==> flow/design.v <==
module reuleaux(input logic clk, input logic rst_n, input logic [2:0] colour,
                input logic [7:0] centre_x, input logic [6:0] centre_y, input logic [7:0] diameter,
                input logic start, output logic done,
                output logic [7:0] vga_x, output logic [6:0] vga_y,
                output logic [2:0] vga_colour, output logic vga_plot);
     logic [7:0] offset_y;
     logic load_offset_y;
     logic reset_offset_y;
     logic [7:0] offset_x;
     logic load_offset_x;
     logic reset_offset_x;
     logic signed [9:0] crit;
     logic load_crit_a;
     logic load_crit_b;
     logic reset_crit;
     logic [7:0] c_x3;                                       
     assign c_x3 = centre_x;
     logic [6:0] c_y3;                                       
     logic [50:0] c_y3_temp;
     assign c_y3_temp = (centre_y - ((diameter * 30'b100010011010011010101001111101) / 30'b111011100110101100101000000000));
    logic [50:0] c_y3_temp_2;
    assign c_y3_temp_2 = c_y3_temp[50] ? -c_y3_temp : c_y3_temp;
     assign c_y3 = c_y3_temp_2[6:0];
     logic [7:0] c_x1;                                       
     assign c_x1 = (centre_x + diameter/8'b00000010);
     logic [6:0] c_y1;                                       
     logic [50:0] c_y1_temp; 
     assign c_y1_temp = (centre_y + ((diameter * 30'b010001001101001101010100111110) / 30'b111011100110101100101000000000));
     assign c_y1 = c_y1_temp[6:0];
     logic [7:0] c_x2;                                       
     logic [50:0] c_x2_temp;
     logic [50:0] c_x2_temp_2;
     assign c_x2_temp = (centre_x - diameter/8'b00000010);
     assign c_x2_temp_2 = c_x2_temp[50] ? -c_x2_temp : c_x2_temp;
     assign c_x2 = c_x2_temp_2[7:0];
     logic [6:0] c_y2;                                       
     logic [50:0] c_y2_temp;
     assign c_y2_temp = (centre_y + ((diameter * 30'b010001001101001101010100111110) / 30'b111011100110101100101000000000));
     assign c_y2 = c_y2_temp[6:0];
     register_r_offset_y rroy(clk, start, offset_y, load_offset_y, reset_offset_y);
     register_r_offset_x rrox(clk, start, offset_x, load_offset_x, diameter, reset_offset_x);
     register_r_crit rrc(clk, start, crit, load_crit_a, load_crit_b, offset_y, offset_x, diameter, reset_crit);
     logic [5:0] state;
     statemachine_mooremachine_r smr(clk, start, offset_y, offset_x, crit, state);
     statemachine_combinational_r scr(state, offset_y, offset_x, colour,
                                       load_offset_y, load_offset_x, 
                                       load_crit_a, load_crit_b,
                                        vga_x, vga_y, vga_colour, vga_plot, done,
                                        c_x1, c_y1,
                                        c_x2, c_y2,
                                        c_x3, c_y3,
                                        reset_crit,
                                        reset_offset_x,
                                        reset_offset_y, c_y3_temp, c_x2_temp);
endmodule
module register_r_offset_y(input logic clk, input logic start,              
            output logic [7:0] offset_y, input logic load_offset_y, input logic reset_offset_y);
            always_ff @(posedge clk) begin
            if (start == 1'b0 || reset_offset_y == 1'b1)
                offset_y <= 8'b00000000;
            else if (load_offset_y == 1'b1)
                offset_y <= offset_y + 8'b00000001;
            else
                offset_y <= offset_y;
        end
endmodule
module register_r_offset_x(input logic clk, input logic start,              
            output logic [7:0] offset_x, input logic load_offset_x, input logic [7:0] diameter,
            input logic reset_offset_x);
            always_ff @(posedge clk) begin
            if (start == 1'b0 || reset_offset_x == 1'b1)
                offset_x <= diameter;
            else if (load_offset_x == 1'b1)
                offset_x <= offset_x - 8'b00000001;
            else
                offset_x <= offset_x;
        end
endmodule
module register_r_crit(input logic clk, 
                                input logic start, 
                                output logic [9:0] crit, 
                                input logic load_crit_a, 
                                input logic load_crit_b, 
                                input logic [7:0] offset_y, 
                                input logic [7:0] offset_x,
                                input logic [7:0] diameter,
                                input logic reset_crit);
          always_ff @(posedge clk) begin
            if (start == 1'b0 || reset_crit == 1'b1)
                crit <= (8'b00000001 - diameter);
            else if (load_crit_a == 1'b1)
                crit <= (crit + 8'b00000010 * offset_y + 1);
            else if (load_crit_b == 1'b1)
                crit <= (crit + 8'b00000010 * (offset_y - offset_x) + 8'b00000001);
            else
                crit <= crit;
        end        
endmodule
module statemachine_mooremachine_r(input logic clk, input logic start, 
                                   input logic [7:0] offset_y, input logic [7:0] offset_x, 
                                   input logic [9:0] crit, 
                                   output logic [5:0] state);
    logic [5:0] present_state;
    always @(posedge clk) begin
        if (start == 1'b0) begin  
            present_state = 6'b000000;
        end else begin
            case(present_state)
             6'b000000: present_state = 6'b000001;
             6'b000001: if (offset_y <= offset_x)
                            present_state = 6'b000010;
                            else
                            present_state = 6'b101100;
             6'b000010: present_state = 6'b000011;
             6'b000011: present_state = 6'b000100;
             6'b000100: present_state = 6'b000101;
             6'b000101: present_state = 6'b000110;
             6'b000110: present_state = 6'b000111;
             6'b000111: present_state = 6'b001000;
             6'b001000: present_state = 6'b001001;
             6'b001001: present_state = 6'b001010;
             6'b001010: present_state = 6'b001011;
             6'b001011: if (crit[9] == 1'b1)
                            present_state = 6'b001100;
                            else
                            present_state = 6'b001101;
             6'b001100: present_state = 6'b000001;
             6'b001101: present_state = 6'b001110;
             6'b001110: present_state = 6'b000001;
             6'b101100: present_state = 6'b001111;
             6'b001111: if (offset_y <= offset_x)
                            present_state = 6'b010000;
                            else
                            present_state = 6'b101101;
             6'b010000: present_state = 6'b010001;
             6'b010001: present_state = 6'b010010;
             6'b010010: present_state = 6'b010011;
             6'b010011: present_state = 6'b010100;
             6'b010100: present_state = 6'b010101;
             6'b010101: present_state = 6'b010110;
             6'b010110: present_state = 6'b010111;
             6'b010111: present_state = 6'b011000;
             6'b011000: present_state = 6'b011001;
             6'b011001: if (crit[9] == 1'b1)
                            present_state = 6'b011010;
                            else
                            present_state = 6'b011011;
             6'b011010: present_state = 6'b001111;
             6'b011011: present_state = 6'b011100;
             6'b011100: present_state = 6'b001111;
             6'b101101: present_state = 6'b011101;
             6'b011101: if (offset_y <= offset_x)
                            present_state = 6'b011110;
                            else
                            present_state = 6'b101011;
             6'b011110: present_state = 6'b011111;
             6'b011111: present_state = 6'b100000;
             6'b100000: present_state = 6'b100001;
             6'b100001: present_state = 6'b100010;
             6'b100010: present_state = 6'b100011;
             6'b100011: present_state = 6'b100100;
             6'b100100: present_state = 6'b100101;
             6'b100101: present_state = 6'b100110;
             6'b100110: present_state = 6'b100111;
             6'b100111: if (crit[9] == 1'b1)
                            present_state = 6'b101000;
                            else
                            present_state = 6'b101001;
             6'b101000: present_state = 6'b011101;
             6'b101001: present_state = 6'b101010;
             6'b101010: present_state = 6'b011101;
             6'b101011: present_state = 6'b101011;
            default: present_state = 4'bxxxx;
            endcase
        end
        state = present_state;
    end
endmodule
module statemachine_combinational_r(input logic [5:0] state, 
                                    input logic [7:0] offset_y, 
                                    input logic [7:0] offset_x,
                                    input logic [2:0] colour,
                                    output logic load_offset_y, 
                                    output logic load_offset_x, 
                                    output logic load_crit_a,
                                    output logic load_crit_b,
                                    output logic [7:0] vga_x, 
                                    output logic [6:0] vga_y, 
                                    output logic [2:0] vga_colour, 
                                    output logic vga_plot, 
                                    output logic done,
                                    input logic [7:0] c_x1, input logic [6:0] c_y1,
                                    input logic [7:0] c_x2, input logic [6:0] c_y2,
                                    input logic [7:0] c_x3, input logic [6:0] c_y3,
                                    output logic reset_crit,
                                    output logic reset_offset_x,
                                    output logic reset_offset_y,
                                    input logic [50:0] c_y3_temp,
                                    input logic [50:0] c_x2_temp);
     always @(state or offset_y or offset_x or c_x1 or c_y1 or 
                                               c_x2 or c_y2 or 
                                               c_x3 or c_y3 or colour or c_y3_temp or c_x2_temp) begin
        case(state)
        6'b000000: begin
                load_offset_y <=    1'b0;
                load_offset_x <=    1'b0;
                load_crit_a <=      1'b0;
                load_crit_b <=      1'b0;
                vga_x <=            8'b00000000;
                vga_y <=            7'b0000000;
                vga_colour <=       3'b000;
                vga_plot <=         1'b0;
                reset_crit <=       1'b0;
                reset_offset_x <=   1'b0;
                reset_offset_y <=   1'b0;
                done <= 1'b0;
            end
            6'b000001: begin
                load_offset_y <=    1'b0;
                load_offset_x <=    1'b0;
                load_crit_a <=      1'b0;
                load_crit_b <=      1'b0;
                vga_x <=            8'b00000000;
                vga_y <=            7'b0000000;
                vga_colour <=       3'b000;
                vga_plot <=         1'b0; 
                reset_crit <=       1'b0;
                reset_offset_x <=   1'b0;
                reset_offset_y <=   1'b0;
                done <= 1'b0;
            end
            6'b000010: begin
                load_offset_y <=    1'b0;
                load_offset_x <=    1'b0;
                load_crit_a <=      1'b0;
                load_crit_b <=      1'b0;
                if (c_y3_temp[50] == 1'b1) begin
                    vga_x <=            c_x3 + offset_x;
                    vga_y <=            c_y3 + offset_y - (2 * c_y3);
                    if ((c_x3 + offset_x) > 159 || (c_y3 + offset_y - (2 * c_y3)) > 119) begin
                        vga_colour <=       colour;
                        vga_plot <=         1'b0; 
                    end else if ((c_y3 + offset_y - (2 * c_y3)) <= c_y1 ) begin
                        vga_colour <=       colour;
                        vga_plot <=         1'b0; 
                    end
                    else begin
                        vga_colour <=       colour;
                        vga_plot <=         1'b1; 
                    end
                end else begin
                    vga_x <=            c_x3 + offset_x;
                    vga_y <=            c_y3 + offset_y;
                    if ((c_x3 + offset_x) > 159 || (c_y3 + offset_y) > 119) begin
                        vga_colour <=       colour;
                        vga_plot <=         1'b0; 
                    end else if ((c_y3 + offset_y) <= c_y1) begin
                        vga_colour <=       colour;
                        vga_plot <=         1'b0; 
                    end
                    else begin
                        vga_colour <=       colour;
                        vga_plot <=         1'b1; 
                    end
                end
                reset_crit <=       1'b0;
                reset_offset_x <=   1'b0;
                reset_offset_y <=   1'b0;
                done <= 1'b0;
            end
            6'b000011: begin
                load_offset_y <=    1'b0;
                load_offset_x <=    1'b0;
                load_crit_a <=      1'b0;
                load_crit_b <=      1'b0;
                if (c_y3_temp[50] == 1'b1) begin
                    vga_x <=            c_x3 + offset_y;
                    vga_y <=            c_y3 + offset_x[6:0] - (2 * c_y3);
                    if ((c_x3 + offset_y) > 159 || (c_y3 + offset_x - (2 * c_y3)) > 119) begin
                        vga_colour <=       colour;
                        vga_plot <=         1'b0; 
                    end else if ((c_y3 + offset_x - (2 * c_y3)) <= c_y1) begin
                        vga_colour <=       colour;
                        vga_plot <=         1'b0; 
                    end
                    else begin
                        vga_colour <=       colour;
                        vga_plot <=         1'b1; 
                    end
                end else begin
                    vga_x <=            c_x3 + offset_y;
                    vga_y <=            c_y3 + offset_x[6:0];
                    if ((c_x3 + offset_y) > 159 || (c_y3 + offset_x) > 119) begin
                        vga_colour <=       colour;
                        vga_plot <=         1'b0; 
                    end else if ((c_y3 + offset_x) <= c_y1) begin
                        vga_colour <=       colour;
                        vga_plot <=         1'b0; 
                    end
                    else begin
                        vga_colour <=       colour;
                        vga_plot <=         1'b1; 
                    end
                end
                reset_crit <=       1'b0;
                reset_offset_x <=   1'b0;
                reset_offset_y <=   1'b0;
                done <= 1'b0;
            end
            6'b000100: begin
                load_offset_y <=    1'b0;
                load_offset_x <=    1'b0;
                load_crit_a <=      1'b0;
                load_crit_b <=      1'b0;
                if (c_y3_temp[50] == 1'b1) begin
                    vga_x <=            c_x3 - offset_x;
                    vga_y <=            c_y3 + offset_y - (2 * c_y3);
                    if ((c_x3 - offset_x) > 159 || (c_y3 + offset_y - (2 * c_y3)) > 119) begin
                        vga_colour <=       colour;
                        vga_plot <=         1'b0; 
                    end else if ((c_y3 + offset_y - (2 * c_y3)) <= c_y1) begin
                        vga_colour <=       colour;
                        vga_plot <=         1'b0; 
                    end
                    else begin
                        vga_colour <=       colour;
                        vga_plot <=         1'b1; 
                    end 
                    end else begin
                    vga_x <=            c_x3 - offset_x;
                    vga_y <=            c_y3 + offset_y;
                    if ((c_x3 - offset_x) > 159 || (c_y3 + offset_y) > 119) begin
                        vga_colour <=       colour;
                        vga_plot <=         1'b0; 
                    end else if ((c_y3 + offset_y) <= c_y1) begin
                        vga_colour <=       colour;
                        vga_plot <=         1'b0; 
                    end
                    else begin
                        vga_colour <=       colour;
                        vga_plot <=         1'b1; 
                    end 
                end
                reset_crit <=       1'b0;
                reset_offset_x <=   1'b0;
                reset_offset_y <=   1'b0;
                done <= 1'b0;
            end
            6'b000101: begin
                load_offset_y <=    1'b0;
                load_offset_x <=    1'b0;
                load_crit_a <=      1'b0;
                load_crit_b <=      1'b0;
                if (c_y3_temp[50] == 1'b1) begin
                    vga_x <=            c_x3 - offset_y;
                    vga_y <=            c_y3 + offset_x[6:0] - (2 * c_y3);
                    if ((c_x3 - offset_y) > 159 || (c_y3 + offset_x - (2 * c_y3)) > 119) begin
                        vga_colour <=       colour;
                        vga_plot <=         1'b0; 
                    end else if ((c_y3 + offset_x - (2 * c_y3)) <= c_y1) begin
                        vga_colour <=       colour;
                        vga_plot <=         1'b0; 
                    end
                    else begin
                        vga_colour <=       colour;
                        vga_plot <=         1'b1; 
                end 
                end else begin
                    vga_x <=            c_x3 - offset_y;
                    vga_y <=            c_y3 + offset_x[6:0];
                    if ((c_x3 - offset_y) > 159 || (c_y3 + offset_x) > 119) begin
                        vga_colour <=       colour;
                        vga_plot <=         1'b0; 
                    end else if ((c_y3 + offset_x) <= c_y1) begin
                        vga_colour <=       colour;
                        vga_plot <=         1'b0; 
                    end
                    else begin
                        vga_colour <=       colour;
                        vga_plot <=         1'b1; 
                end 
                end
                reset_crit <=       1'b0;
                reset_offset_x <=   1'b0;
                reset_offset_y <=   1'b0;
                done <= 1'b0;
            end
            6'b000110: begin
                load_offset_y <=    1'b0;
                load_offset_x <=    1'b0;
                load_crit_a <=      1'b0;
                load_crit_b <=      1'b0; 
                if (c_y3_temp[50] == 1'b1) begin
                    vga_x <=            c_x3 - offset_x;
                    vga_y <=            c_y3 - offset_y - (2 * c_y3);
                    if ((c_x3 - offset_x) > 159 || (c_y3 - offset_y - (2 * c_y3)) > 119) begin
                        vga_colour <=       colour;
                        vga_plot <=         1'b0; 
                    end else if ((c_y3 - offset_y - (2 * c_y3)) <= c_y1) begin
                        vga_colour <=       colour;
                        vga_plot <=         1'b0; 
                    end
                    else begin
                        vga_colour <=       colour;
                    vga_plot <=         1'b1; 
                end
                end else begin
                    vga_x <=            c_x3 - offset_x;
                    vga_y <=            c_y3 - offset_y;
                    if ((c_x3 - offset_x) > 159 || (c_y3 - offset_y) > 119) begin
                        vga_colour <=       colour;
                        vga_plot <=         1'b0; 
                    end else if ((c_y3 - offset_y) <= c_y1) begin
                        vga_colour <=       colour;
                        vga_plot <=         1'b0; 
                    end
                    else begin
                        vga_colour <=       colour;
                    vga_plot <=         1'b1; 
                end
                end
                reset_crit <=       1'b0;
                reset_offset_x <=   1'b0;
                reset_offset_y <=   1'b0;
                done <= 1'b0;
            end
            6'b000111: begin
                load_offset_y <=    1'b0;
                load_offset_x <=    1'b0;
                load_crit_a <=      1'b0;
                load_crit_b <=      1'b0;
                if (c_y3_temp[50] == 1'b1) begin
                    vga_x <=            c_x3 - offset_y;
                    vga_y <=            c_y3 - offset_x[6:0] - (2 * c_y3);
                    if ((c_x3 - offset_y) > 159 || (c_y3 - offset_x - (2 * c_y3)) > 119) begin
                        vga_colour <=       colour;
                        vga_plot <=         1'b0; 
                    end else if ((c_y3 - offset_x - (2 * c_y3)) <= c_y1) begin
                        vga_colour <=       colour;
                        vga_plot <=         1'b0; 
                    end
                    else begin
                        vga_colour <=       colour;
                        vga_plot <=         1'b1; 
                end
                end else begin
                    vga_x <=            c_x3 - offset_y;
                    vga_y <=            c_y3 - offset_x[6:0];
                    if ((c_x3 - offset_y) > 159 || (c_y3 - offset_x) > 119) begin
                        vga_colour <=       colour;
                        vga_plot <=         1'b0; 
                    end else if ((c_y3 - offset_x) <= c_y1) begin
                        vga_colour <=       colour;
                        vga_plot <=         1'b0; 
                    end
                    else begin
                        vga_colour <=       colour;
                        vga_plot <=         1'b1; 
                end
                end
                reset_crit <=       1'b0;
                reset_offset_x <=   1'b0;
                reset_offset_y <=   1'b0;
                done <= 1'b0;
            end
            6'b001000: begin
                load_offset_y <=    1'b0;
                load_offset_x <=    1'b0;
                load_crit_a <=      1'b0;
                load_crit_b <=      1'b0;
                if (c_y3_temp[50] == 1'b1) begin
                    vga_x <=            c_x3 + offset_x;
                    vga_y <=            c_y3 - offset_y - (2 * c_y3);
                    if ((c_x3 + offset_x) > 159 || (c_y3 - offset_y - (2 * c_y3)) > 119) begin
                        vga_colour <=       colour;
                        vga_plot <=         1'b0; 
                    end else if ((c_y3 - offset_y - (2 * c_y3)) <= c_y1) begin
                        vga_colour <=       colour;
                        vga_plot <=         1'b0; 
                    end
                    else begin
                        vga_colour <=       colour;
                        vga_plot <=         1'b1; 
                    end
                end else begin
                    vga_x <=            c_x3 + offset_x;
                    vga_y <=            c_y3 - offset_y;
                    if ((c_x3 + offset_x) > 159 || (c_y3 - offset_y) > 119) begin
                        vga_colour <=       colour;
                        vga_plot <=         1'b0; 
                    end else if ((c_y3 - offset_y) <= c_y1) begin
                        vga_colour <=       colour;
                        vga_plot <=         1'b0; 
                    end
                    else begin
                        vga_colour <=       colour;
                        vga_plot <=         1'b1; 
                    end
                end
                reset_crit <=       1'b0;
                reset_offset_x <=   1'b0;
                reset_offset_y <=   1'b0;
                done <= 1'b0;
            end
            6'b001001: begin
                load_offset_y <=    1'b0;
                load_offset_x <=    1'b0;
                load_crit_a <=      1'b0;
                load_crit_b <=      1'b0;
                if (c_y3_temp[50] == 1'b1) begin
                    vga_x <=            c_x3 + offset_y;
                    vga_y <=            c_y3 - offset_x[6:0] - (2 * c_y3);
                    if ((c_x3 + offset_y) > 159 || (c_y3 - offset_x - (2 * c_y3)) > 119) begin
                        vga_colour <=       colour;
                        vga_plot <=         1'b0; 
                    end else if ((c_y3 - offset_x - (2 * c_y3)) <= c_y1) begin
                        vga_colour <=       colour;
                        vga_plot <=         1'b0; 
                    end
                    else begin
                        vga_colour <=       colour;
                        vga_plot <=         1'b1; 
                    end  
                end else begin
                    vga_x <=            c_x3 + offset_y;
                    vga_y <=            c_y3 - offset_x[6:0];
                    if ((c_x3 + offset_y) > 159 || (c_y3 - offset_x) > 119) begin
                        vga_colour <=       colour;
                        vga_plot <=         1'b0; 
                    end else if ((c_y3 - offset_x) <= c_y1) begin
                        vga_colour <=       colour;
                        vga_plot <=         1'b0; 
                    end
                    else begin
                        vga_colour <=       colour;
                        vga_plot <=         1'b1; 
                    end 
                end
                reset_crit <=       1'b0;
                reset_offset_x <=   1'b0;
                reset_offset_y <=   1'b0;
                done <= 1'b0;
            end
            6'b001010: begin
                load_offset_y <=    1'b1;
                load_offset_x <=    1'b0;
                load_crit_a <=      1'b0;
                load_crit_b <=      1'b0;
                vga_x <=            8'b00000000;
                vga_y <=            7'b0000000;
                vga_colour <=       3'b000;
                vga_plot <=         1'b0; 
                reset_crit <=       1'b0;
                reset_offset_x <=   1'b0;
                reset_offset_y <=   1'b0;
                done <= 1'b0;
            end
            6'b001011: begin
                load_offset_y <=    1'b0;
                load_offset_x <=    1'b0;
                load_crit_a <=      1'b0;
                load_crit_b <=      1'b0;
                vga_x <=            8'b00000000;
                vga_y <=            7'b0000000;
                vga_colour <=       3'b000;
                vga_plot <=         1'b0; 
                reset_crit <=       1'b0;
                reset_offset_x <=   1'b0;
                reset_offset_y <=   1'b0;
                done <= 1'b0;
            end
            6'b001100: begin
                load_offset_y <=    1'b0;
                load_offset_x <=    1'b0;
                load_crit_a <=      1'b1;
                load_crit_b <=      1'b0;
                vga_x <=            8'b00000000;
                vga_y <=            7'b0000000;
                vga_colour <=       3'b000;
                vga_plot <=         1'b0; 
                reset_crit <=       1'b0;
                reset_offset_x <=   1'b0;
                reset_offset_y <=   1'b0;
                done <= 1'b0;
            end
            6'b001101: begin
                load_offset_y <=    1'b0;
                load_offset_x <=    1'b1;
                load_crit_a <=      1'b0;
                load_crit_b <=      1'b0;
                vga_x <=            8'b00000000;
                vga_y <=            7'b0000000;
                vga_colour <=       3'b000;
                vga_plot <=         1'b0; 
                reset_crit <=       1'b0;
                reset_offset_x <=   1'b0;
                reset_offset_y <=   1'b0;
                done <= 1'b0;
            end
            6'b001110: begin
                load_offset_y <=    1'b0;
                load_offset_x <=    1'b0;
                load_crit_a <=      1'b0;
                load_crit_b <=      1'b1;
                vga_x <=            8'b00000000;
                vga_y <=            7'b0000000;
                vga_colour <=       3'b000;
                vga_plot <=         1'b0; 
                reset_crit <=       1'b0;
                reset_offset_x <=   1'b0;
                reset_offset_y <=   1'b0;
                done <= 1'b0;
            end
            6'b101100: begin
                load_offset_y <=    1'b0;
                load_offset_x <=    1'b0;
                load_crit_a <=      1'b0;
                load_crit_b <=      1'b0;
                vga_x <=            8'b00000000;
                vga_y <=            7'b0000000;
                vga_colour <=       3'b000;
                vga_plot <=         1'b0; 
                reset_crit <=       1'b1;
                reset_offset_x <=   1'b1;
                reset_offset_y <=   1'b1;
                done <= 1'b0;
            end
            6'b001111: begin
                load_offset_y <=    1'b0;
                load_offset_x <=    1'b0;
                load_crit_a <=      1'b0;
                load_crit_b <=      1'b0;
                vga_x <=            8'b00000000;
                vga_y <=            7'b0000000;
                vga_colour <=       3'b000;
                vga_plot <=         1'b0; 
                reset_crit <=       1'b0;
                reset_offset_x <=   1'b0;
                reset_offset_y <=   1'b0;
                done <= 1'b0;
            end
            6'b010000: begin
                load_offset_y <=    1'b0;
                load_offset_x <=    1'b0;
                load_crit_a <=      1'b0;
                load_crit_b <=      1'b0;
                vga_x <=            c_x1 + offset_x;
                vga_y <=            c_y1 + offset_y;
                if ((c_x1 + offset_x) > 159 || (c_y1 + offset_y) > 119) begin
                    vga_colour <=       colour;
                    vga_plot <=         1'b0; 
                end else if ((c_x1 + offset_x) > c_x3) begin
                    vga_colour <=       colour;
                    vga_plot <=         1'b0; 
                end else if ((c_y1 + offset_y) > c_y1) begin
                    vga_colour <=       colour;
                    vga_plot <=         1'b0; 
                end
                else begin
                    vga_colour <=       colour;
                    vga_plot <=         1'b1; 
                end
                reset_crit <=       1'b0;
                reset_offset_x <=   1'b0;
                reset_offset_y <=   1'b0;
                done <= 1'b0;
            end
            6'b010001: begin
                load_offset_y <=    1'b0;
                load_offset_x <=    1'b0;
                load_crit_a <=      1'b0;
                load_crit_b <=      1'b0;
                vga_x <=            c_x1 + offset_y;
                vga_y <=            c_y1 + offset_x;
                if ((c_x1 + offset_y) > 159 || (c_y1 + offset_x) > 119) begin
                    vga_colour <=       colour;
                    vga_plot <=         1'b0; 
                end else if ((c_x1 + offset_y) > c_x3) begin
                    vga_colour <=       colour;
                    vga_plot <=         1'b0; 
                end else if ((c_y1 + offset_x) > c_y1) begin
                    vga_colour <=       colour;
                    vga_plot <=         1'b0; 
                end
                else begin
                    vga_colour <=       colour;
                    vga_plot <=         1'b1; 
                end
                reset_crit <=       1'b0;
                reset_offset_x <=   1'b0;
                reset_offset_y <=   1'b0;
                done <= 1'b0;
            end
            6'b010010: begin
                load_offset_y <=    1'b0;
                load_offset_x <=    1'b0;
                load_crit_a <=      1'b0;
                load_crit_b <=      1'b0;
                vga_x <=            c_x1 - offset_x;
                vga_y <=            c_y1 + offset_y;
                if ((c_x1 - offset_x) > 159 || (c_y1 + offset_y) > 119) begin
                    vga_colour <=       colour;
                    vga_plot <=         1'b0; 
                end else if ((c_x1 - offset_x) > c_x3) begin
                    vga_colour <=       colour;
                    vga_plot <=         1'b0; 
                end else if ((c_y1 + offset_y) > c_y1) begin
                    vga_colour <=       colour;
                    vga_plot <=         1'b0; 
                end
                else begin
                    vga_colour <=       colour;
                    vga_plot <=         1'b1; 
                end 
                reset_crit <=       1'b0;
                reset_offset_x <=   1'b0;
                reset_offset_y <=   1'b0;
                done <= 1'b0;
            end
            6'b010011: begin
                load_offset_y <=    1'b0;
                load_offset_x <=    1'b0;
                load_crit_a <=      1'b0;
                load_crit_b <=      1'b0;
                vga_x <=            c_x1 - offset_y;
                vga_y <=            c_y1 + offset_x;
                if ((c_x1 - offset_y) > 159 || (c_y1 + offset_x) > 119) begin
                    vga_colour <=       colour;
                    vga_plot <=         1'b0; 
                end else if ((c_x1 - offset_y) > c_x3) begin
                    vga_colour <=       colour;
                    vga_plot <=         1'b0; 
                end else if ((c_y1 + offset_x) > c_y1) begin
                    vga_colour <=       colour;
                    vga_plot <=         1'b0; 
                end
                else begin
                    vga_colour <=       colour;
                    vga_plot <=         1'b1; 
                end 
                reset_crit <=       1'b0;
                reset_offset_x <=   1'b0;
                reset_offset_y <=   1'b0;
                done <= 1'b0;
            end
            6'b010100: begin
                load_offset_y <=    1'b0;
                load_offset_x <=    1'b0;
                load_crit_a <=      1'b0;
                load_crit_b <=      1'b0;
                vga_x <=            c_x1 - offset_x;
                vga_y <=            c_y1 - offset_y;
                if ((c_x1 - offset_x) > 159 || (c_y1 - offset_y) > 119) begin
                    vga_colour <=       colour;
                    vga_plot <=         1'b0; 
                end else if ((c_x1 - offset_x) > c_x3) begin
                    vga_colour <=       colour;
                    vga_plot <=         1'b0; 
                end else if ((c_y1 - offset_y) > c_y1) begin
                    vga_colour <=       colour;
                    vga_plot <=         1'b0; 
                end
                else begin
                    vga_colour <=       colour;
                    vga_plot <=         1'b1; 
                end 
                reset_crit <=       1'b0;
                reset_offset_x <=   1'b0;
                reset_offset_y <=   1'b0;
                done <= 1'b0;
            end
            6'b010101: begin
                load_offset_y <=    1'b0;
                load_offset_x <=    1'b0;
                load_crit_a <=      1'b0;
                load_crit_b <=      1'b0;
                vga_x <=            c_x1 - offset_y;
                vga_y <=            c_y1 - offset_x;
                if ((c_x1 - offset_y) > 159 || (c_y1 - offset_x) > 119) begin
                    vga_colour <=       colour;
                    vga_plot <=         1'b0; 
                end else if ((c_x1 - offset_y) > c_x3) begin
                    vga_colour <=       colour;
                    vga_plot <=         1'b0; 
                end else if ((c_y1 - offset_x) > c_y1) begin
                    vga_colour <=       colour;
                    vga_plot <=         1'b0; 
                end
                else begin
                    vga_colour <=       colour;
                    vga_plot <=         1'b1; 
                end
                reset_crit <=       1'b0;
                reset_offset_x <=   1'b0;
                reset_offset_y <=   1'b0;
                done <= 1'b0;
            end
            6'b010110: begin
                load_offset_y <=    1'b0;
                load_offset_x <=    1'b0;
                load_crit_a <=      1'b0;
                load_crit_b <=      1'b0;
                vga_x <=            c_x1 + offset_x;
                vga_y <=            c_y1 - offset_y;
                if ((c_x1 + offset_x) > 159 || (c_y1 - offset_y) > 119) begin
                    vga_colour <=       colour;
                    vga_plot <=         1'b0; 
                end else if ((c_x1 + offset_x) > c_x3) begin
                    vga_colour <=       colour;
                    vga_plot <=         1'b0; 
                end else if ((c_y1 - offset_y) > c_y1) begin
                    vga_colour <=       colour;
                    vga_plot <=         1'b0; 
                end
                else begin
                    vga_colour <=       colour;
                    vga_plot <=         1'b1; 
                end
                reset_crit <=       1'b0;
                reset_offset_x <=   1'b0;
                reset_offset_y <=   1'b0;
                done <= 1'b0;
            end
            6'b010111: begin
                load_offset_y <=    1'b0;
                load_offset_x <=    1'b0;
                load_crit_a <=      1'b0;
                load_crit_b <=      1'b0;
                vga_x <=            c_x1 + offset_y;
                vga_y <=            c_y1 - offset_x;
                if ((c_x1 + offset_y) > 159 || (c_y1 - offset_x) > 119) begin
                    vga_colour <=       colour;
                    vga_plot <=         1'b0; 
                end else if ((c_x1 + offset_y) > c_x3) begin
                    vga_colour <=       colour;
                    vga_plot <=         1'b0; 
                end else if ((c_y1 - offset_x) > c_y1) begin
                    vga_colour <=       colour;
                    vga_plot <=         1'b0; 
                end
                else begin
                    vga_colour <=       colour;
                    vga_plot <=         1'b1; 
                end 
                reset_crit <=       1'b0;
                reset_offset_x <=   1'b0;
                reset_offset_y <=   1'b0;
                done <= 1'b0;
            end
            6'b011000: begin
                load_offset_y <=    1'b1;
                load_offset_x <=    1'b0;
                load_crit_a <=      1'b0;
                load_crit_b <=      1'b0;
                vga_x <=            8'b00000000;
                vga_y <=            7'b0000000;
                vga_colour <=       3'b000;
                vga_plot <=         1'b0; 
                reset_crit <=       1'b0;
                reset_offset_x <=   1'b0;
                reset_offset_y <=   1'b0;
                done <= 1'b0;
            end
            6'b011001: begin
                load_offset_y <=    1'b0;
                load_offset_x <=    1'b0;
                load_crit_a <=      1'b0;
                load_crit_b <=      1'b0;
                vga_x <=            8'b00000000;
                vga_y <=            7'b0000000;
                vga_colour <=       3'b000;
                vga_plot <=         1'b0; 
                reset_crit <=       1'b0;
                reset_offset_x <=   1'b0;
                reset_offset_y <=   1'b0;
                done <= 1'b0;
            end
            6'b011010: begin
                load_offset_y <=    1'b0;
                load_offset_x <=    1'b0;
                load_crit_a <=      1'b1;
                load_crit_b <=      1'b0;
                vga_x <=            8'b00000000;
                vga_y <=            7'b0000000;
                vga_colour <=       3'b000;
                vga_plot <=         1'b0; 
                reset_crit <=       1'b0;
                reset_offset_x <=   1'b0;
                reset_offset_y <=   1'b0;
                done <= 1'b0;
            end
            6'b011011: begin
                load_offset_y <=    1'b0;
                load_offset_x <=    1'b1;
                load_crit_a <=      1'b0;
                load_crit_b <=      1'b0;
                vga_x <=            8'b00000000;
                vga_y <=            7'b0000000;
                vga_colour <=       3'b000;
                vga_plot <=         1'b0; 
                reset_crit <=       1'b0;
                reset_offset_x <=   1'b0;
                reset_offset_y <=   1'b0;
                done <= 1'b0;
            end
            6'b011100: begin
                load_offset_y <=    1'b0;
                load_offset_x <=    1'b0;
                load_crit_a <=      1'b0;
                load_crit_b <=      1'b1;
                vga_x <=            8'b00000000;
                vga_y <=            7'b0000000;
                vga_colour <=       3'b000;
                vga_plot <=         1'b0; 
                reset_crit <=       1'b0;
                reset_offset_x <=   1'b0;
                reset_offset_y <=   1'b0;
                done <= 1'b0;
            end
            6'b101101: begin
                load_offset_y <=    1'b0;
                load_offset_x <=    1'b0;
                load_crit_a <=      1'b0;
                load_crit_b <=      1'b0;
                vga_x <=            8'b00000000;
                vga_y <=            7'b0000000;
                vga_colour <=       3'b000;
                vga_plot <=         1'b0; 
                reset_crit <=       1'b1;
                reset_offset_x <=   1'b1;
                reset_offset_y <=   1'b1;
                done <= 1'b0;
            end
            6'b011101: begin
                load_offset_y <=    1'b0;
                load_offset_x <=    1'b0;
                load_crit_a <=      1'b0;
                load_crit_b <=      1'b0;
                vga_x <=            8'b00000000;
                vga_y <=            7'b0000000;
                vga_colour <=       3'b000;
                vga_plot <=         1'b0; 
                reset_crit <=       1'b0;
                reset_offset_x <=   1'b0;
                reset_offset_y <=   1'b0;
                done <= 1'b0;
            end
            6'b011110: begin
                load_offset_y <=    1'b0;
                load_offset_x <=    1'b0;
                load_crit_a <=      1'b0;
                load_crit_b <=      1'b0;
                if (c_x2_temp[50] == 1'b1) begin
                    vga_x <=            c_x2 + offset_x - (2 * c_x2);
                    vga_y <=            c_y2 + offset_y;
                    if ((c_x2 + offset_x - (2 * c_x2)) > 159 || (c_y2 + offset_y) > 119) begin
                        vga_colour <=       colour;
                        vga_plot <=         1'b0; 
                    end else if ((c_x2 + offset_x - (2 * c_x2)) < c_x3) begin
                        vga_colour <=       colour;
                        vga_plot <=         1'b0; 
                    end else if ((c_y2 + offset_y) > c_y1) begin
                        vga_colour <=       colour;
                        vga_plot <=         1'b0; 
                    end
                    else begin
                        vga_colour <=       colour;
                        vga_plot <=         1'b1; 
                    end
                end else begin
                    vga_x <=            c_x2 + offset_x;
                    vga_y <=            c_y2 + offset_y;
                    if ((c_x2 + offset_x) > 159 || (c_y2 + offset_y) > 119) begin
                        vga_colour <=       colour;
                        vga_plot <=         1'b0; 
                    end else if ((c_x2 + offset_x) < c_x3) begin
                        vga_colour <=       colour;
                        vga_plot <=         1'b0; 
                    end else if ((c_y2 + offset_y) > c_y1) begin
                        vga_colour <=       colour;
                        vga_plot <=         1'b0; 
                    end
                    else begin
                        vga_colour <=       colour;
                        vga_plot <=         1'b1; 
                    end
                end
                reset_crit <=       1'b0;
                reset_offset_x <=   1'b0;
                reset_offset_y <=   1'b0;
                done <= 1'b0;
            end
            6'b011111: begin
                load_offset_y <=    1'b0;
                load_offset_x <=    1'b0;
                load_crit_a <=      1'b0;
                load_crit_b <=      1'b0;
                if (c_x2_temp[50] == 1'b1) begin
                    vga_x <=            c_x2 + offset_y - (2 * c_x2);
                    vga_y <=            c_y2 + offset_x;
                    if ((c_x2 + offset_y - (2 * c_x2)) > 159 || (c_y2 + offset_x) > 119) begin
                        vga_colour <=       colour;
                        vga_plot <=         1'b0; 
                    end else if ((c_x2 + offset_y - (2 * c_x2)) < c_x3) begin
                        vga_colour <=       colour;
                        vga_plot <=         1'b0; 
                    end else if ((c_y2 + offset_x) > c_y1) begin
                        vga_colour <=       colour;
                        vga_plot <=         1'b0; 
                    end
                    else begin
                        vga_colour <=       colour;
                        vga_plot <=         1'b1; 
                    end
                end else begin
                    vga_x <=            c_x2 + offset_y;
                    vga_y <=            c_y2 + offset_x;
                    if ((c_x2 + offset_y) > 159 || (c_y2 + offset_x) > 119) begin
                        vga_colour <=       colour;
                        vga_plot <=         1'b0; 
                    end else if ((c_x2 + offset_y) < c_x3) begin
                        vga_colour <=       colour;
                        vga_plot <=         1'b0; 
                    end else if ((c_y2 + offset_x) > c_y1) begin
                        vga_colour <=       colour;
                        vga_plot <=         1'b0; 
                    end
                    else begin
                        vga_colour <=       colour;
                        vga_plot <=         1'b1; 
                    end
                end
                reset_crit <=       1'b0;
                reset_offset_x <=   1'b0;
                reset_offset_y <=   1'b0;
                done <= 1'b0;
            end
            6'b100000: begin
                load_offset_y <=    1'b0;
                load_offset_x <=    1'b0;
                load_crit_a <=      1'b0;
                load_crit_b <=      1'b0;
                if (c_x2_temp[50] == 1'b1) begin
                    vga_x <=            c_x2 - offset_x - (2 * c_x2);
                    vga_y <=            c_y2 + offset_y;
                    if ((c_x2 - offset_x - (2 * c_x2)) > 159 || (c_y2 + offset_y) > 119) begin
                        vga_colour <=       colour;
                        vga_plot <=         1'b0; 
                    end else if ((c_x2 - offset_x - (2 * c_x2)) < c_x3) begin
                        vga_colour <=       colour;
                        vga_plot <=         1'b0; 
                    end else if ((c_y2 + offset_y) > c_y1) begin
                        vga_colour <=       colour;
                        vga_plot <=         1'b0; 
                    end
                    else begin
                        vga_colour <=       colour;
                        vga_plot <=         1'b1; 
                    end 
                end else begin
                    vga_x <=            c_x2 - offset_x;
                    vga_y <=            c_y2 + offset_y;
                    if ((c_x2 - offset_x) > 159 || (c_y2 + offset_y) > 119) begin
                        vga_colour <=       colour;
                        vga_plot <=         1'b0; 
                    end else if ((c_x2 - offset_x) < c_x3) begin
                        vga_colour <=       colour;
                        vga_plot <=         1'b0; 
                    end else if ((c_y2 + offset_y) > c_y1) begin
                        vga_colour <=       colour;
                        vga_plot <=         1'b0; 
                    end
                    else begin
                        vga_colour <=       colour;
                        vga_plot <=         1'b1; 
                    end 
                end
                reset_crit <=       1'b0;
                reset_offset_x <=   1'b0;
                reset_offset_y <=   1'b0;
                done <= 1'b0;
            end
            6'b100001: begin
                load_offset_y <=    1'b0;
                load_offset_x <=    1'b0;
                load_crit_a <=      1'b0;
                load_crit_b <=      1'b0;
                if (c_x2_temp[50] == 1'b1) begin
                    vga_x <=            c_x2 - offset_y - (2 * c_x2);
                    vga_y <=            c_y2 + offset_x;
                    if ((c_x2 - offset_y - (2 * c_x2)) > 159 || (c_y2 + offset_x) > 119) begin
                        vga_colour <=       colour;
                        vga_plot <=         1'b0; 
                    end else if ((c_x2 - offset_y - (2 * c_x2)) < c_x3) begin
                        vga_colour <=       colour;
                        vga_plot <=         1'b0; 
                    end else if ((c_y2 + offset_x) > c_y1) begin
                        vga_colour <=       colour;
                        vga_plot <=         1'b0; 
                    end
                    else begin
                        vga_colour <=       colour;
                        vga_plot <=         1'b1; 
                    end
                end else begin
                    vga_x <=            c_x2 - offset_y;
                    vga_y <=            c_y2 + offset_x;
                    if ((c_x2 - offset_y) > 159 || (c_y2 + offset_x) > 119) begin
                        vga_colour <=       colour;
                        vga_plot <=         1'b0; 
                    end else if ((c_x2 - offset_y) < c_x3) begin
                        vga_colour <=       colour;
                        vga_plot <=         1'b0; 
                    end else if ((c_y2 + offset_x) > c_y1) begin
                        vga_colour <=       colour;
                        vga_plot <=         1'b0; 
                    end
                    else begin
                        vga_colour <=       colour;
                        vga_plot <=         1'b1; 
                    end 
                end
                reset_crit <=       1'b0;
                reset_offset_x <=   1'b0;
                reset_offset_y <=   1'b0;
                done <= 1'b0;
            end
            6'b100010: begin
                load_offset_y <=    1'b0;
                load_offset_x <=    1'b0;
                load_crit_a <=      1'b0;
                load_crit_b <=      1'b0;
                if (c_x2_temp[50] == 1'b1) begin
                    vga_x <=            c_x2 - offset_x - (2 * c_x2);
                    vga_y <=            c_y2 - offset_y;
                    if ((c_x2 - offset_x - (2 * c_x2)) > 159 || (c_y2 - offset_y) > 119) begin
                        vga_colour <=       colour;
                        vga_plot <=         1'b0; 
                    end else if ((c_x2 - offset_x - (2 * c_x2)) < c_x3) begin
                        vga_colour <=       colour;
                        vga_plot <=         1'b0; 
                    end else if ((c_y2 - offset_y) > c_y1) begin
                        vga_colour <=       colour;
                        vga_plot <=         1'b0; 
                    end
                    else begin
                        vga_colour <=       colour;
                        vga_plot <=         1'b1; 
                    end 
                end else begin
                    vga_x <=            c_x2 - offset_x;
                    vga_y <=            c_y2 - offset_y;
                    if ((c_x2 - offset_x) > 159 || (c_y2 - offset_y) > 119) begin
                        vga_colour <=       colour;
                        vga_plot <=         1'b0; 
                    end else if ((c_x2 - offset_x) < c_x3) begin
                        vga_colour <=       colour;
                        vga_plot <=         1'b0; 
                    end else if ((c_y2 - offset_y) > c_y1) begin
                        vga_colour <=       colour;
                        vga_plot <=         1'b0; 
                    end
                    else begin
                        vga_colour <=       colour;
                        vga_plot <=         1'b1; 
                    end 
                end
                reset_crit <=       1'b0;
                reset_offset_x <=   1'b0;
                reset_offset_y <=   1'b0;
                done <= 1'b0;
            end
            6'b100011: begin
                load_offset_y <=    1'b0;
                load_offset_x <=    1'b0;
                load_crit_a <=      1'b0;
                load_crit_b <=      1'b0;
                if (c_x2_temp[50] == 1'b1) begin
                    vga_x <=            c_x2 - offset_y - (2 * c_x2);
                    vga_y <=            c_y2 - offset_x;
                    if ((c_x2 - offset_y - (2 * c_x2)) > 159 || (c_y2 - offset_x) > 119) begin
                        vga_colour <=       colour;
                        vga_plot <=         1'b0; 
                    end else if ((c_x2 - offset_y - (2 * c_x2)) < c_x3) begin
                        vga_colour <=       colour;
                        vga_plot <=         1'b0; 
                    end else if ((c_y2 - offset_x) > c_y1) begin
                        vga_colour <=       colour;
                        vga_plot <=         1'b0; 
                    end
                    else begin
                        vga_colour <=       colour;
                        vga_plot <=         1'b1; 
                    end
                end else begin
                    vga_x <=            c_x2 - offset_y;
                    vga_y <=            c_y2 - offset_x;
                    if ((c_x2 - offset_y) > 159 || (c_y2 - offset_x) > 119) begin
                        vga_colour <=       colour;
                        vga_plot <=         1'b0; 
                    end else if ((c_x2 - offset_y) < c_x3) begin
                        vga_colour <=       colour;
                        vga_plot <=         1'b0; 
                    end else if ((c_y2 - offset_x) > c_y1) begin
                        vga_colour <=       colour;
                        vga_plot <=         1'b0; 
                    end
                    else begin
                        vga_colour <=       colour;
                        vga_plot <=         1'b1; 
                    end
                end
                reset_crit <=       1'b0;
                reset_offset_x <=   1'b0;
                reset_offset_y <=   1'b0;
                done <= 1'b0;
            end
            6'b100100: begin
                load_offset_y <=    1'b0;
                load_offset_x <=    1'b0;
                load_crit_a <=      1'b0;
                load_crit_b <=      1'b0;
                if (c_x2_temp[50] == 1'b1) begin
                    vga_x <=            c_x2 + offset_x - (2 * c_x2);
                    vga_y <=            c_y2 - offset_y;
                    if ((c_x2 + offset_x - (2 * c_x2)) > 159 || (c_y2 - offset_y) > 119) begin
                        vga_colour <=       colour;
                        vga_plot <=         1'b0; 
                    end else if ((c_x2 + offset_x - (2 * c_x2)) < c_x3) begin
                        vga_colour <=       colour;
                        vga_plot <=         1'b0; 
                    end else if ((c_y2 - offset_y) > c_y1) begin
                        vga_colour <=       colour;
                        vga_plot <=         1'b0; 
                    end
                    else begin
                        vga_colour <=       colour;
                        vga_plot <=         1'b1; 
                    end
                end else begin
                    vga_x <=            c_x2 + offset_x;
                    vga_y <=            c_y2 - offset_y;
                    if ((c_x2 + offset_x) > 159 || (c_y2 - offset_y) > 119) begin
                        vga_colour <=       colour;
                        vga_plot <=         1'b0; 
                    end else if ((c_x2 + offset_x) < c_x3) begin
                        vga_colour <=       colour;
                        vga_plot <=         1'b0; 
                    end else if ((c_y2 - offset_y) > c_y1) begin
                        vga_colour <=       colour;
                        vga_plot <=         1'b0; 
                    end
                    else begin
                        vga_colour <=       colour;
                        vga_plot <=         1'b1; 
                    end
                end
                reset_crit <=       1'b0;
                reset_offset_x <=   1'b0;
                reset_offset_y <=   1'b0;
                done <= 1'b0;
            end
            6'b100101: begin
                load_offset_y <=    1'b0;
                load_offset_x <=    1'b0;
                load_crit_a <=      1'b0;
                load_crit_b <=      1'b0;
                if (c_x2_temp[50] == 1'b1) begin
                    vga_x <=            c_x2 + offset_y - (2 * c_x2);
                    vga_y <=            c_y2 - offset_x;
                    if ((c_x2 + offset_y - (2 * c_x2)) > 159 || (c_y2 - offset_x) > 119) begin
                        vga_colour <=       colour;
                        vga_plot <=         1'b0; 
                    end else if ((c_x2 + offset_y - (2 * c_x2)) < c_x3) begin
                        vga_colour <=       colour;
                        vga_plot <=         1'b0; 
                    end else if ((c_y2 - offset_x) > c_y1) begin
                        vga_colour <=       colour;
                        vga_plot <=         1'b0; 
                    end
                    else begin
                        vga_colour <=       colour;
                        vga_plot <=         1'b1; 
                    end 
                end else begin
                    vga_x <=            c_x2 + offset_y;
                    vga_y <=            c_y2 - offset_x;
                    if ((c_x2 + offset_y) > 159 || (c_y2 - offset_x) > 119) begin
                        vga_colour <=       colour;
                        vga_plot <=         1'b0; 
                    end else if ((c_x2 + offset_y) < c_x3) begin
                        vga_colour <=       colour;
                        vga_plot <=         1'b0; 
                    end else if ((c_y2 - offset_x) > c_y1) begin
                        vga_colour <=       colour;
                        vga_plot <=         1'b0; 
                    end
                    else begin
                        vga_colour <=       colour;
                        vga_plot <=         1'b1; 
                    end 
                end
                reset_crit <=       1'b0;
                reset_offset_x <=   1'b0;
                reset_offset_y <=   1'b0;
                done <= 1'b0;
            end
            6'b100110: begin
                load_offset_y <=    1'b1;
                load_offset_x <=    1'b0;
                load_crit_a <=      1'b0;
                load_crit_b <=      1'b0;
                vga_x <=            8'b00000000;
                vga_y <=            7'b0000000;
                vga_colour <=       3'b000;
                vga_plot <=         1'b0; 
                reset_crit <=       1'b0;
                reset_offset_x <=   1'b0;
                reset_offset_y <=   1'b0;
                done <= 1'b0;
            end
            6'b100111: begin
                load_offset_y <=    1'b0;
                load_offset_x <=    1'b0;
                load_crit_a <=      1'b0;
                load_crit_b <=      1'b0;
                vga_x <=            8'b00000000;
                vga_y <=            7'b0000000;
                vga_colour <=       3'b000;
                vga_plot <=         1'b0; 
                reset_crit <=       1'b0;
                reset_offset_x <=   1'b0;
                reset_offset_y <=   1'b0;
                done <= 1'b0;
            end
            6'b101000: begin
                load_offset_y <=    1'b0;
                load_offset_x <=    1'b0;
                load_crit_a <=      1'b1;
                load_crit_b <=      1'b0;
                vga_x <=            8'b00000000;
                vga_y <=            7'b0000000;
                vga_colour <=       3'b000;
                vga_plot <=         1'b0; 
                reset_crit <=       1'b0;
                reset_offset_x <=   1'b0;
                reset_offset_y <=   1'b0;
                done <= 1'b0;
            end
            6'b101001: begin
                load_offset_y <=    1'b0;
                load_offset_x <=    1'b1;
                load_crit_a <=      1'b0;
                load_crit_b <=      1'b0;
                vga_x <=            8'b00000000;
                vga_y <=            7'b0000000;
                vga_colour <=       3'b000;
                vga_plot <=         1'b0; 
                reset_crit <=       1'b0;
                reset_offset_x <=   1'b0;
                reset_offset_y <=   1'b0;
                done <= 1'b0;
            end
            6'b101010: begin
                load_offset_y <=    1'b0;
                load_offset_x <=    1'b0;
                load_crit_a <=      1'b0;
                load_crit_b <=      1'b1;
                vga_x <=            8'b00000000;
                vga_y <=            7'b0000000;
                vga_colour <=       3'b000;
                vga_plot <=         1'b0; 
                reset_crit <=       1'b0;
                reset_offset_x <=   1'b0;
                reset_offset_y <=   1'b0;
                done <= 1'b0;
            end
            6'b101011: begin
                load_offset_y <=    1'b0;
                load_offset_x <=    1'b0;
                load_crit_a <=      1'b0;
                load_crit_b <=      1'b0;
                vga_x <=            8'b00000000;
                vga_y <=            7'b0000000;
                vga_colour <=       3'b000;
                vga_plot <=         1'b0; 
                reset_crit <=       1'b0;
                reset_offset_x <=   1'b0;
                reset_offset_y <=   1'b0;
                done <= 1'b1;
            end
            default: begin
                load_offset_y <=    1'bx;
                load_offset_x <=    1'bx;
                load_crit_a <=      1'bx;
                load_crit_b <=      1'bx;
                vga_x <=            8'bxxxxxxxx;
                vga_y <=            7'bxxxxxxx;
                vga_colour <=       3'bxxx;
                vga_plot <=         1'bx; 
                reset_crit <=       1'bx;
                reset_offset_x <=   1'bx;
                reset_offset_y <=   1'bx;
                done <= 1'bx;
            end
        endcase
    end
endmodule
==> flow/run.sh <==
#!/bin/bash
# the make line also repeats each setting of config.mk as NAME=value (left out here)
make -C /OpenROAD-flow-scripts/flow DESIGN_CONFIG=/design/flow/config.mk WORK_HOME=/design/flow/orfs CLKGATE_MAP_FILE= finish
==> flow/config.mk <==
export PLATFORM = sky130hd
export DESIGN_NAME = reuleaux
export DESIGN_NICKNAME = reuleaux
export VERILOG_FILES = /design/flow/design.v
export SDC_FILE = /design/flow/constraint.sdc
export NUM_CORES = 4
export LEC_CHECK = 0
export ABC_AREA = 1
export CAP_MARGIN = 20
export CELL_PAD_IN_SITES_DETAIL_PLACEMENT = 1
export CELL_PAD_IN_SITES_GLOBAL_PLACEMENT = 1
export CORE_ASPECT_RATIO = 1.98
export CORE_MARGIN = 2
export CORE_UTILIZATION = 70
export CTS_CLUSTER_SIZE = 67
export GPL_ROUTABILITY_DRIVEN = 0
export MAX_ROUTING_LAYER = met4
export SLEW_MARGIN = 15
==> flow/constraint.sdc <==
create_clock -name core_clock -period 34.0 [get_ports {clk}]
set_input_delay 6.8000 -clock core_clock [delete_from_list [all_inputs] [get_ports {clk}]]
set_output_delay 6.8000 -clock core_clock [all_outputs]
set_load 0.01 [all_outputs]
==> impl_report.txt, run 1 <==
FLOW METRICS REPORT
----------------------------------------------------
[Yosys]
  Post-synth top cells ........................ sky130_fd_sc_hd__nand2_1 (1841), sky130_fd_sc_hd__inv_1 (1083), sky130_fd_sc_hd__nor2_1 (616), sky130_fd_sc_hd__ha_1 (590), sky130_fd_sc_hd__nand3_1 (515)
  Cell type with the largest total area after synthesis ........................ sky130_fd_sc_hd__ha_1
  Compound-gate portion of the synthesized area ........................ 14.7%
  Synthesized netlist cell count ........................ 6665
  Average instance area after synthesis ........................ 5.83 um^2
  Simple-gate share of the synthesized area ........................ 38.8%
  Number of enable-type register cells in the synthesized netlist ........................ 18
  Post-synthesis adder-cell area fraction ........................ ~24%
  Summed instance area of the synthesized netlist ........................ 0.0388 mm^2
  Primary flip-flop cell chosen by synthesis mapping ........................ sky130_fd_sc_hd__edfxtp_1
  Warnings from Yosys ........................ 5
  Post-synthesis async set-or-reset flop share ........................ 0%
  Area contributors post-synth ........................ sky130_fd_sc_hd__ha_1 (19%), sky130_fd_sc_hd__nand2_1 (18%), sky130_fd_sc_hd__inv_1 (10%), sky130_fd_sc_hd__nand3_1 (6.6%), sky130_fd_sc_hd__xor2_1 (6.3%)
  Yosys stat chip area ........................ 0.0388 mm^2
  Most instantiated library cell after synthesis ........................ sky130_fd_sc_hd__nand2_1
  Combinational family with the most area after synthesis ........................ simple AND/OR/NAND/NOR gates
  XOR/XNOR Fraction of Synth Area ........................ 7.53%
  Cell Type Count ........................ 77
  Max-area cell share ........................ approximately a fifth
  Synth Register Bits ........................ 32
  Multiplexer share of the synthesized area ........................ 0.0258%
  Cell count listed in synth_stat.txt ........................ 6665
  Total nets after synthesis ........................ 7384
  Part of the Yosys area used for sequential elements ........................ under 10%

[Die]
  # rows ........................ ~120
  Area of the chip ........................ 0.0575 mm^2
  Pre-Place Util ........................ 70.7%
  Floorplan die width ........................ about 170 um
  Floorplan die height ........................ 335 um
  Core region area ........................ 0.0550 mm^2

[Status]
  Last flow stage reached ........................ global placement without I/O (3_1_place_gp_skip_io)
  Outcome ........................ did not finish
  First Error ........................ [ERROR GPL-0301] Utilization 114.029 % exceeds 100%.

----------------------------------------------------
==> inputs of run 2 (changes only) <==
Settings changed: CAP_MARGIN 20 to 0, CELL_PAD_IN_SITES_DETAIL_PLACEMENT 1 to default, CELL_PAD_IN_SITES_GLOBAL_PLACEMENT 1 to default, CORE_ASPECT_RATIO 1.98 to 0.5, CORE_UTILIZATION 70 to 72, CTS_CLUSTER_DIAMETER from default to 216, CTS_CLUSTER_SIZE 67 to 43, GPL_ROUTABILITY_DRIVEN 0 to default, HOLD_SLACK_MARGIN from default to 0.29, MAX_ROUTING_LAYER met4 to default, SLEW_MARGIN 15 to 20.
Clock period 34.0 ns to 21.8 ns, I/O delays scaled along.
==> impl_report.txt, run 2 <==
FLOW METRICS REPORT
----------------------------------------------------
[Status]
  Outcome ........................ did not finish (unchanged)
  Last flow stage reached ........................ clock tree synthesis (4_1_cts) (was global placement without I/O (3_1_place_gp_skip_io))
  First Error ........................ [ERROR DPL-0033] detailed placement checks failed during check placement. (was [ERROR GPL-0301] Utilization 114.029 % exceeds 100%.)

[Place]
  Quantity of I/O buffers inserted on ports ........................ 47
  Worst slack at placement ........................ -5.44 ns
  Final RePlAce weighted congestion ........................ 1.17
  Instance area after placement ........................ 0.0501 mm^2
  Post-DP HPWL ........................ around 140 mm

[Yosys]
  Cell type with the largest total area after synthesis ........................ sky130_fd_sc_hd__ha_1 (unchanged)
  Compound-gate portion of the synthesized area ........................ 14.7% (unchanged)
  Post-synthesis async set-or-reset flop share ........................ 0% (unchanged)
  XOR/XNOR Fraction of Synth Area ........................ 7.53% (unchanged)
  Multiplexer share of the synthesized area ........................ 0.0258% (unchanged)
  Cell Type Count ........................ 77 (unchanged)
  Post-synth top cells ........................ sky130_fd_sc_hd__nand2_1 (1841), sky130_fd_sc_hd__inv_1 (1083), sky130_fd_sc_hd__nor2_1 (616), sky130_fd_sc_hd__ha_1 (590), sky130_fd_sc_hd__nand3_1 (515) (unchanged)
  Primary flip-flop cell chosen by synthesis mapping ........................ sky130_fd_sc_hd__edfxtp_1 (unchanged)
  Simple-gate share of the synthesized area ........................ 38.8% (unchanged)
  Post-synthesis adder-cell area fraction ........................ 24.2% (unchanged)
  Part of the Yosys area used for sequential elements ........................ 2.11% (unchanged)
  Synthesized netlist cell count ........................ 6665 (unchanged)
  Most instantiated library cell after synthesis ........................ sky130_fd_sc_hd__nand2_1 (unchanged)
  Synth Register Bits ........................ 32 (unchanged)
  Cell count listed in synth_stat.txt ........................ 6665 (unchanged)
  Number of enable-type register cells in the synthesized netlist ........................ 18 (unchanged)
  Area contributors post-synth ........................ sky130_fd_sc_hd__ha_1 (19%), sky130_fd_sc_hd__nand2_1 (18%), sky130_fd_sc_hd__inv_1 (10%), sky130_fd_sc_hd__nand3_1 (6.6%), sky130_fd_sc_hd__xor2_1 (6.3%) (unchanged)
  Average instance area after synthesis ........................ 5.83 um^2 (unchanged)
  Warnings from Yosys ........................ 5 (unchanged)
  Max-area cell share ........................ 19.0% (unchanged)
  Yosys stat chip area ........................ 0.0388 mm^2 (unchanged)
  Combinational family with the most area after synthesis ........................ simple AND/OR/NAND/NOR gates (unchanged)
  Total nets after synthesis ........................ 7384 (unchanged)
  Summed instance area of the synthesized netlist ........................ 0.0388 mm^2 (unchanged)

[Die]
  Floorplan die width ........................ 332 um (was 171 um)
  Pre-Place Util ........................ 72.6% (was 70.7%)
  Area of the chip ........................ 0.0559 mm^2 (was 0.0575 mm^2)
  Core region area ........................ 0.0535 mm^2 (was 0.0550 mm^2)
  # rows ........................ 60 (was 121)
  Number of I/O pins ........................ 49
  Floorplan die height ........................ 168 um (was 335 um)

----------------------------------------------------
run 2: metrics by stage:
stage / cells / hold WS [ns] / utilization (%)
2_1_floorplan: 6665 / 0.578 / -
3_3_place_gp: 8645 / 0.630 / 93.6
3_5_place_dp: 8645 / 0.664 / 93.6
==> inputs of run 3 (changes only) <==
Settings changed: CAP_MARGIN 0 to 5, CORE_ASPECT_RATIO 0.5 to default, CORE_UTILIZATION 72 to 71, CTS_CLUSTER_DIAMETER 216 to 221, CTS_CLUSTER_SIZE 43 to 37, HOLD_SLACK_MARGIN 0.29 to default, MAX_ROUTING_LAYER from default to met4, SETUP_SLACK_MARGIN from default to 5.0.
Clock period 21.8 ns to 34.7 ns, I/O delays scaled along.
==> impl_report.txt, run 3 <==
FLOW METRICS REPORT
----------------------------------------------------
[Place]
  Instance area after placement ........................ 0.0400 mm^2 (was 0.0501 mm^2)
  Post-DP HPWL ........................ 106 mm (was 141 mm)
  Quantity of I/O buffers inserted on ports ........................ 47 (unchanged)
  Final RePlAce weighted congestion ........................ 1.10 (was 1.17)

[Yosys]
  Yosys stat chip area ........................ 0.0388 mm^2 (unchanged)
  Post-synth top cells ........................ sky130_fd_sc_hd__nand2_1 (1841), sky130_fd_sc_hd__inv_1 (1083), sky130_fd_sc_hd__nor2_1 (616), sky130_fd_sc_hd__ha_1 (590), sky130_fd_sc_hd__nand3_1 (515) (unchanged)
  Post-synthesis async set-or-reset flop share ........................ 0% (unchanged)
  Compound-gate portion of the synthesized area ........................ 14.7% (unchanged)
  Number of enable-type register cells in the synthesized netlist ........................ 18 (unchanged)
  XOR/XNOR Fraction of Synth Area ........................ 7.53% (unchanged)
  Max-area cell share ........................ 19.0% (unchanged)
  Total nets after synthesis ........................ 7384 (unchanged)
  Cell Type Count ........................ 77 (unchanged)
  Post-synthesis adder-cell area fraction ........................ 24.2% (unchanged)
  Simple-gate share of the synthesized area ........................ 38.8% (unchanged)
  Multiplexer share of the synthesized area ........................ 0.0258% (unchanged)
  Cell count listed in synth_stat.txt ........................ 6665 (unchanged)
  Average instance area after synthesis ........................ 5.83 um^2 (unchanged)
  Most instantiated library cell after synthesis ........................ sky130_fd_sc_hd__nand2_1 (unchanged)
  Synth Register Bits ........................ 32 (unchanged)
  Part of the Yosys area used for sequential elements ........................ 2.11% (unchanged)
  Primary flip-flop cell chosen by synthesis mapping ........................ sky130_fd_sc_hd__edfxtp_1 (unchanged)
  Cell type with the largest total area after synthesis ........................ sky130_fd_sc_hd__ha_1 (unchanged)
  Synthesized netlist cell count ........................ 6665 (unchanged)
  Summed instance area of the synthesized netlist ........................ 0.0388 mm^2 (unchanged)
  Warnings from Yosys ........................ 5 (unchanged)
  Area contributors post-synth ........................ sky130_fd_sc_hd__ha_1 (19%), sky130_fd_sc_hd__nand2_1 (18%), sky130_fd_sc_hd__inv_1 (10%), sky130_fd_sc_hd__nand3_1 (6.6%), sky130_fd_sc_hd__xor2_1 (6.3%) (unchanged)
  Combinational family with the most area after synthesis ........................ simple AND/OR/NAND/NOR gates (unchanged)

[Clock tree]
  CTS Buf Count ........................ 5
  Quantity of hold-fixing buffers added after cts ........................ 0
  Master cell of the clock root buffer ........................ sky130_fd_sc_hd__clkbuf_16
  Clk sink count ........................ 32
  CTS max path bufs ........................ 2
  H-Tree Depth ........................ 2

[GRT]
  Tot GR Track Use ........................ 72.1%
  Total grt overflow ........................ 22

[Status]
  Outcome ........................ did not finish (unchanged)
  First Error ........................ [ERROR GRT-0116] Global routing finished with congestion. Check the congestion regions in the DRC Viewer. (was [ERROR DPL-0033] detailed placement checks failed during check placement.)
  Last flow stage reached ........................ global routing (5_1_grt) (was clock tree synthesis (4_1_cts))

[Die]
  Pre-Place Util ........................ 72.0% (was 72.6%)
  Floorplan die height ........................ 238 um (was 168 um)
  Area of the chip ........................ 0.0566 mm^2 (was 0.0559 mm^2)
  # rows ........................ 85 (was 60)
  Core region area ........................ 0.0539 mm^2 (was 0.0535 mm^2)
  Floorplan die width ........................ 238 um (was 332 um)
  Number of I/O pins ........................ 49 (unchanged)

----------------------------------------------------
==> run 3: what timing repair did <==
action / CTS
resized: 574
cloned: 35
endpoints found under the setup margin: 7
buffers inserted: 246
pin swaps: 255
hold endpoints to repair: 0
==> run 3: per-stage QoR <==
step	TNS (ns)	hold WS [ns]	instances	setup WS (ns)
after CTS	0	0.644	7677	4.50
after detailed placement	-0.232	0.633	7388	-0.232
after global placement	0	0.624	7387	0.319
after floorplan	0	0.578	6665	5.05
==> run 3: per-layer routing <==
layer | global-route usage [%] | GRT overflow
met1 | 71.1 | 2
met2 | 91.9 | 7
met3 | 51.7 | 2
met4 | 66.0 | 11
met5 | - | -
==> inputs of run 4 (changes only) <==
Settings changed: ABC_AREA 1 to 0, CAP_MARGIN 5 to 15, CELL_PAD_IN_SITES_GLOBAL_PLACEMENT from default to 0, CORE_ASPECT_RATIO from default to 1.11, CTS_CLUSTER_DIAMETER 221 to default, CTS_CLUSTER_SIZE 37 to 43, GPL_ROUTABILITY_DRIVEN from default to 1, GPL_TIMING_DRIVEN from default to 1, MAX_ROUTING_LAYER met4 to default, PLACE_DENSITY_LB_ADDON from default to 0.19, SETUP_SLACK_MARGIN 5.0 to default, SLEW_MARGIN 20 to 0, TNS_END_PERCENT from default to 5.
Clock period 34.7 ns to 31.9 ns, I/O delays scaled along.
==> impl_report.txt, run 4 <==
FLOW METRICS REPORT
----------------------------------------------------
[Status]
  Outcome ........................ did not finish (unchanged)
  Last flow stage reached ........................ global routing (5_1_grt) (unchanged)
  First Error ........................ [ERROR GRT-0116] Global routing finished with congestion. Check the congestion regions in the DRC Viewer. (unchanged)

[Clock tree]
  Quantity of hold-fixing buffers added after cts ........................ 0 (unchanged)
  Master cell of the clock root buffer ........................ sky130_fd_sc_hd__clkbuf_16 (unchanged)
  CTS Buf Count ........................ 5 (unchanged)
  Clk sink count ........................ 32 (unchanged)
  CTS max path bufs ........................ 2 (unchanged)
  H-Tree Depth ........................ 2 (unchanged)

[Yosys]
  Compound-gate portion of the synthesized area ........................ 29.3% (was 14.7%)
  Cell count listed in synth_stat.txt ........................ 4946 (was 6665)
  Combinational family with the most area after synthesis ........................ AND-OR/OR-AND gates (was simple AND/OR/NAND/NOR gates)
  Post-synth top cells ........................ sky130_fd_sc_hd__ha_1 (590), sky130_fd_sc_hd__nor2_1 (516), sky130_fd_sc_hd__a21oi_1 (423), sky130_fd_sc_hd__inv_1 (339), sky130_fd_sc_hd__nand2_1 (320) (was sky130_fd_sc_hd__nand2_1 (1841), sky130_fd_sc_hd__inv_1 (1083), sky130_fd_sc_hd__nor2_1 (616), sky130_fd_sc_hd__ha_1 (590), sky130_fd_sc_hd__nand3_1 (515))
  Post-synthesis async set-or-reset flop share ........................ 0% (unchanged)
  Post-synthesis adder-cell area fraction ........................ 26.4% (was 24.2%)
  Synth Register Bits ........................ 32 (unchanged)
  Yosys stat chip area ........................ 0.0356 mm^2 (was 0.0388 mm^2)
  Area contributors post-synth ........................ sky130_fd_sc_hd__ha_1 (21%), sky130_fd_sc_hd__xnor2_1 (7.6%), sky130_fd_sc_hd__a21oi_1 (5.9%), sky130_fd_sc_hd__fa_1 (5.6%), sky130_fd_sc_hd__nor2_1 (5.4%) (was sky130_fd_sc_hd__ha_1 (19%), sky130_fd_sc_hd__nand2_1 (18%), sky130_fd_sc_hd__inv_1 (10%), sky130_fd_sc_hd__nand3_1 (6.6%), sky130_fd_sc_hd__xor2_1 (6.3%))
  Most instantiated library cell after synthesis ........................ sky130_fd_sc_hd__ha_1 (was sky130_fd_sc_hd__nand2_1)
  Summed instance area of the synthesized netlist ........................ 0.0356 mm^2 (was 0.0388 mm^2)
  Multiplexer share of the synthesized area ........................ 1.83% (was 0.0258%)
  Total nets after synthesis ........................ 5665 (was 7384)
  Number of enable-type register cells in the synthesized netlist ........................ 18 (unchanged)
  Cell Type Count ........................ 134 (was 77)
  Simple-gate share of the synthesized area ........................ 22.2% (was 38.8%)
  Warnings from Yosys ........................ 5 (unchanged)
  Max-area cell share ........................ 20.7% (was 19.0%)
  Synthesized netlist cell count ........................ 4946 (was 6665)
  XOR/XNOR Fraction of Synth Area ........................ 12.2% (was 7.53%)
  Primary flip-flop cell chosen by synthesis mapping ........................ sky130_fd_sc_hd__edfxtp_1 (unchanged)
  Cell type with the largest total area after synthesis ........................ sky130_fd_sc_hd__ha_1 (unchanged)
  Average instance area after synthesis ........................ 7.20 um^2 (was 5.83 um^2)
  Part of the Yosys area used for sequential elements ........................ 2.30% (was 2.11%)

[Place]
  Final RePlAce weighted congestion ........................ 1.11 (was 1.10)
  Instance area after placement ........................ 0.0436 mm^2 (was 0.0400 mm^2)
  Post-DP HPWL ........................ 114 mm (was 106 mm)
  Quantity of I/O buffers inserted on ports ........................ 47 (unchanged)
  Total placed cells including tap cells ........................ 6454 (was 7388)

[Die]
  Pre-Place Util ........................ 71.8% (was 72.0%)
  Number of I/O pins ........................ 49 (unchanged)
  Area of the chip ........................ 0.0520 mm^2 (was 0.0566 mm^2)
  Floorplan die width ........................ 217 um (was 238 um)
  Floorplan die height ........................ 240 um (was 238 um)
  Core region area ........................ 0.0496 mm^2 (was 0.0539 mm^2)
  # rows ........................ 86 (was 85)

[GRT]
  Tot GR Track Use ........................ 67.7%
  Total grt overflow ........................ 17

----------------------------------------------------
-- run 4: layer usage --
metal,global-route usage [%],overflow
met4,68.7,10
met2,90.8,6
met1,65.3,1
met3,46.7,0
met5,23.9,0
-- run 4: stage by stage --
| stage | hold slack [ns] | TNS (ns) | worst slack [ns] |
|---|---|---|---|
| after global placement | 0.754 | -1.73 | -1.51 |
| after detailed placement | 0.794 | -3.91 | -2.14 |
| after floorplan | 0.649 | -0.0172 | -0.0172 |
| after CTS | 0.809 | -0.663 | -0.663 |
-- run 4: what timing repair did --
action / in CTS
setup buffers: 28
gates resized: 96
pin swaps: 53
endpoints found under the setup margin: 6
gates cloned: 0
